## lane 1
Design cfs_aligner, start of the top module:
  module cfs_aligner#(
    parameter ALGN_DATA_WIDTH = 32,
    parameter FIFO_DEPTH      = 8,
    localparam int unsigned APB_ADDR_WIDTH    = 16,
    localparam int unsigned APB_DATA_WIDTH    = 32,
    localparam int unsigned ALGN_OFFSET_WIDTH = ALGN_DATA_WIDTH <= 8 ? 1 : $clog2(ALGN_DATA_WIDTH/8),
    localparam int unsigned ALGN_SIZE_WIDTH   = $clog2(ALGN_DATA_WIDTH/8)+1
  ) (
    input wire clk,
    input wire reset_n,
    input wire[APB_ADDR_WIDTH-1:0]    paddr,
    input wire                        pwrite,
    input wire                        psel,
    input wire                        penable,
    input wire[APB_DATA_WIDTH-1:0]    pwdata,
    output wire                       pready,
    output reg[APB_DATA_WIDTH-1:0]    prdata,
    output reg                        pslverr,
    input                             md_rx_valid,
    input[ALGN_DATA_WIDTH-1:0]        md_rx_data,
    input[ALGN_OFFSET_WIDTH-1:0]      md_rx_offset,
    input[ALGN_SIZE_WIDTH-1:0]        md_rx_size,
    output reg                        md_rx_ready,
    output reg                        md_rx_err,
    output reg                        md_tx_valid,
    output reg[ALGN_DATA_WIDTH-1:0]   md_tx_data,
    output reg[ALGN_OFFSET_WIDTH-1:0] md_tx_offset,
    output reg[ALGN_SIZE_WIDTH-1:0]   md_tx_size,
    input                             md_tx_ready,
    input                             md_tx_err,
    output reg                        irq
  );
make LEC_CHECK=0 CAP_MARGIN=15 CORE_MARGIN=2 CORE_UTILIZATION=72 CTS_CLUSTER_DIAMETER=25 CTS_CLUSTER_SIZE=40 HOLD_SLACK_MARGIN=-0.05 PLACE_DENSITY=0.66 SETUP_SLACK_MARGIN=1.39 SLEW_MARGIN=20 finish   # period 4.81 ns
run.sh (not shown) runs the stock make flow with config.mk's settings and CLKGATE_MAP_FILE=.
Tool error GRT-0116 stopped lane 1 during global routing; no final results.
What lane 2 does differently from lane 1 at the input level:
-- flow/config.mk --
<<< lane 1, line 8
export CAP_MARGIN = 15
>>> lane 2, line 8
export CAP_MARGIN = 20
<<< lane 1, line 10
export CORE_UTILIZATION = 72
export CTS_CLUSTER_DIAMETER = 25
export CTS_CLUSTER_SIZE = 40
export HOLD_SLACK_MARGIN = -0.05
export PLACE_DENSITY = 0.66
export SETUP_SLACK_MARGIN = 1.39
>>> lane 2, line 10
export CORE_UTILIZATION = 40
==> flow/constraint.sdc <==
create_clock -name core_clock -period 7.39 [get_ports {clk}]
set_input_delay 1.4780 -clock core_clock [delete_from_list [all_inputs] [get_ports {clk}]]
set_output_delay 1.4780 -clock core_clock [all_outputs]
set_load 0.01 [all_outputs]
Findings:
- The final layout from lane 2, which completed every stage, passed the timing, design-rule and antenna checks at the end of the flow.
- Share of synthesized area spent on multiplexers: lane 2 vs lane 1 identical
- The number of instances resized during post-cts repair of lane 2 is lower than that of lane 1.
- [lane 2 vs lane 1] overall chip area: higher in lane 2
- Per the comparison of lane 2 with lane 1, number of levels in the clock H-tree lower; vertical die size higher.

* * *

Setup of v30:
cfs_aligner again, from the RTL that the note above started with.
==> flow/config.mk <==
export PLATFORM = sky130hd
export DESIGN_NAME = cfs_aligner
export DESIGN_NICKNAME = cfs_aligner
export VERILOG_FILES = /design/flow/design.v
export SDC_FILE = /design/flow/constraint.sdc
export NUM_CORES = 4
export LEC_CHECK = 0
export ABC_AREA = 1
export CAP_MARGIN = 15
export CELL_PAD_IN_SITES_DETAIL_PLACEMENT = 1
export CELL_PAD_IN_SITES_GLOBAL_PLACEMENT = 2
export CORE_ASPECT_RATIO = 1.11
export CORE_MARGIN = 6
export CORE_UTILIZATION = 40
export GPL_ROUTABILITY_DRIVEN = 1
export MAX_ROUTING_LAYER = met5
export MIN_ROUTING_LAYER = met2
export PLACE_DENSITY = 0.4
export SETUP_SLACK_MARGIN = 2.5
export SLEW_MARGIN = 15
export TNS_END_PERCENT = 45
==> flow/constraint.sdc <==
create_clock -name core_clock -period 11.9 [get_ports {clk}]
set_input_delay 2.3800 -clock core_clock [delete_from_list [all_inputs] [get_ports {clk}]]
set_output_delay 2.3800 -clock core_clock [all_outputs]
set_load 0.01 [all_outputs]
Edits applied to the flow inputs when going from v30 to v58:
- a change of SLEW_MARGIN from 15 to 20
- a deleted MIN_ROUTING_LAYER that had been met2
- a deleted CORE_ASPECT_RATIO that had been 1.11
- a deleted TNS_END_PERCENT that had been 45
- a deleted MAX_ROUTING_LAYER that had been met5
- a deleted ABC_AREA that had been 1
- a deleted CELL_PAD_IN_SITES_GLOBAL_PLACEMENT that had been 2
- a change of CORE_UTILIZATION from 40 to 66
- a deleted PLACE_DENSITY that had been 0.4
- a change of CORE_MARGIN from 6 to 2
- a deleted CELL_PAD_IN_SITES_DETAIL_PLACEMENT that had been 1
- a deleted GPL_ROUTABILITY_DRIVEN that had been 1
- a deleted SETUP_SLACK_MARGIN that had been 2.5
- a change of CAP_MARGIN from 15 to 20
- a change of the clock period (ns, I/O delays scaled along) from 11.9 to 4.98
--- outcome ---
Compared to v30, v58 has final non-filler cell total 22% lower.
From v30 to v58 the numbers moved as follows: wire length of the first global-routing pass went down 13%, effective utilization at floorplan went up 27 points.
v30 has higher via count than v58.
In v58, count of clock-buffer cells in the layout is lower than in v30.
Comparing v30 and v58, die height is lower on v58.
md_rx_size[1] as the source of the critical timing path was reported by v58, and md_rx_size[2] by v30.
Although it ran to completion, v58 produced a layout that fails the final checks because of negative setup slack.
A path type of the worst min-delay path of in -> async is what v58 shows, while reg -> reg belongs to v30.
v58 ended with more overall track demand over capacity in global routing than v30.
Setup slack: v58 less than v30
--- input diff v58..v15 ---
- CORE_UTILIZATION: 66 -> 11
- the clock period (ns, I/O delays scaled along): 4.98 -> 11.8
v15: flow completed, timing, DRC and antenna clean. Wire length of the first global-routing pass, v15 vs v58: up by a few percent. Delta (v15 minus v58): final-layout clock buffer total dropped 1, number of resized instances in the post-cts repair step dropped 27, first-pass iteration count of the detailed router dropped 3. v58 vs v15, cell with the largest stage delay on the worst path: sky130_fd_sc_hd__o41ai_2 vs sky130_fd_sc_hd__o41ai_1. Re post-synthesis sequential area ratio: no difference whatsoever between v15 and v58. Going from v58 to v15, portion of the layout cell area used by clock cells climbed 0.32 points. The lower worst path buffer plus inverter count of v58 and v15 is in v58.
